## run A
Design alu_design, start of the top module:
module alu_design #(parameter W = 16, parameter N = 4) ( 
  clock, reset, CE, INP_valid, MODE, CMD, OPA, OPB, CIN, ERR, RES, OV, COUT, G, L, E);
  input clock;
  input reset;
  input CE;                     
  input [1:0] INP_valid;       
  input MODE;                  
  input [N-1:0] CMD;           
  input [W-1:0] OPA;           
  input [W-1:0] OPB;           
  input CIN;                   
  output reg ERR;              
  output reg [2*W-1:0] RES;    
  output reg OV;               
  output reg COUT;             
  output reg G;                
  output reg L;                
  output reg E;                
parameter SHIFT_W = $clog2(W);
reg [W-1:0] opa_r, opb_r;
reg [N-1:0] cmd_r;
reg [1:0] valid_r;
reg mode_r, cin_r;
reg [2*W - 1:0] res_comb;
reg cout_comb, ov_comb, g_comb, l_comb, e_comb, err_comb;
reg [SHIFT_W-1:0] shift_amount;
always @(posedge clock or posedge reset) begin
  if (reset) begin
    opa_r   <= 0;
    opb_r   <= 0;
    cmd_r   <= 0;
    valid_r <= 0;
    mode_r  <= 0;
    cin_r   <= 0;
  end else if (CE) begin
    opa_r   <= OPA;
    opb_r   <= OPB;
    cmd_r   <= CMD;
    valid_r <= INP_valid;
    mode_r  <= MODE;
    cin_r   <= CIN;
  end
end
always @(*) begin
  res_comb  = 0;
  ...
Size in the first run: about 31000 um^2 of cells after synthesis.
make LEC_CHECK=0 ABC_AREA=1 CAP_MARGIN=20 CORE_MARGIN=2 CORE_UTILIZATION=40 CTS_CLUSTER_DIAMETER=385 CTS_CLUSTER_SIZE=94 HOLD_SLACK_MARGIN=-0.09 PLACE_DENSITY=0.84 SLEW_MARGIN=20 finish   # period 8.3 ns
run.sh (not shown) runs the stock make flow with config.mk's settings and CLKGATE_MAP_FILE=.
Run A ran to completion and came out clean on the timing, design-rule and antenna checks.
Here is what was changed in the inputs of run B compared with run A.
==> flow/config.mk <==
export PLATFORM = sky130hd
export DESIGN_NAME = alu_design
export DESIGN_NICKNAME = alu_design
export VERILOG_FILES = /design/flow/design.v
export SDC_FILE = /design/flow/constraint.sdc
export NUM_CORES = 4
export LEC_CHECK = 0
export CAP_MARGIN = 20
export CORE_MARGIN = 2
export CORE_UTILIZATION = 66
export CTS_CLUSTER_SIZE = 98
export PLACE_DENSITY = 0.6
export SLEW_MARGIN = 20
==> flow/constraint.sdc <==
create_clock -name core_clock -period 7.76 [get_ports {clock}]
set_input_delay 1.5520 -clock core_clock [delete_from_list [all_inputs] [get_ports {clock}]]
set_output_delay 1.5520 -clock core_clock [all_outputs]
set_load 0.01 [all_outputs]
Results
- In run B the implementation completed, yet the final layout does not meet the checks, the culprit being negative setup slack.
- Sort run B and run A by number of instances on the worst hold path, descending, and run A comes first.
- Arrival time reported for the critical path endpoint ends up higher on run A.
- Run B ends up with a fraction of area in non-clock buffers that is 3.7 points higher than in run A.
- Final period utilization in run B is 3.3 points above run A.
- Core utilization: run B higher than run A
- NOTE: worst-case headroom to the max-slew limit in run B falls short of that of run A
- Wire length reported by the detailed router went down slightly going from run A to run B.
The inputs of run C differ from those of run B as listed below.
--- a/flow/config.mk
+++ b/flow/config.mk
@@ -7,7 +7,12 @@
 export LEC_CHECK = 0
 export CAP_MARGIN = 20
+export CELL_PAD_IN_SITES_DETAIL_PLACEMENT = 1
 export CORE_MARGIN = 2
-export CORE_UTILIZATION = 66
-export CTS_CLUSTER_SIZE = 98
-export PLACE_DENSITY = 0.6
+export CORE_UTILIZATION = 17
+export CTS_CLUSTER_SIZE = 56
+export GPL_ROUTABILITY_DRIVEN = 0
+export HOLD_SLACK_MARGIN = 0.29
+export MAX_ROUTING_LAYER = met5
+export PLACE_DENSITY_LB_ADDON = 0.24
+export SETUP_SLACK_MARGIN = 1.19
 export SLEW_MARGIN = 20
==> flow/constraint.sdc <==
create_clock -name core_clock -period 7.8 [get_ports {clock}]
set_input_delay 1.5600 -clock core_clock [delete_from_list [all_inputs] [get_ports {clock}]]
set_output_delay 1.5600 -clock core_clock [all_outputs]
set_load 0.01 [all_outputs]
--- outcome ---
Run C vs run B on core footprint: run C is the higher one. Sequential share of layout area in run C vs run B: down 0.77 points. Worst-path cell with the longest stage delay = dfrtp_4: run C; worst-path cell with the longest stage delay = a211oi_1: run B. Run C completed end to end with timing, DRC and antenna clean. Diff run B -> run C: share of cell area taken by muxes after synthesis held steady, first-iteration DRC count shrank by about 60%. Run B → run C: number of non-clock buffers in the layout up about 50%, final worst slack saw an increase, critical path depth went up by 3, critical path data arrival time dropped 0.44 ns. The clock distribution area overhead in the final layout of run B and that of run C are within noise of each other. Compared with run B, length of routed wiring on met1 in run C increased by more than half.
diff inputs: run C => run D
==> flow/config.mk <==
export PLATFORM = sky130hd
export DESIGN_NAME = alu_design
export DESIGN_NICKNAME = alu_design
export VERILOG_FILES = /design/flow/design.v
export SDC_FILE = /design/flow/constraint.sdc
export NUM_CORES = 4
export LEC_CHECK = 0
export ABC_AREA = 1
export CAP_MARGIN = 20
export CORE_ASPECT_RATIO = 1.9
export CORE_MARGIN = 2
export CORE_UTILIZATION = 40
export CTS_CLUSTER_DIAMETER = 385
export CTS_CLUSTER_SIZE = 94
export HOLD_SLACK_MARGIN = -0.09
export PLACE_DENSITY = 0.42
export SLEW_MARGIN = 20
==> flow/constraint.sdc <==
create_clock -name core_clock -period 8.3 [get_ports {clock}]
set_input_delay 1.6600 -clock core_clock [delete_from_list [all_inputs] [get_ports {clock}]]
set_output_delay 1.6600 -clock core_clock [all_outputs]
set_load 0.01 [all_outputs]
### Flow results
Of the two values seen for top routing layer in use, met5 was produced by run D and met4 by run C. Diff run C -> run D: die span in x now sits lower; fmax moved down; cell count down 608.
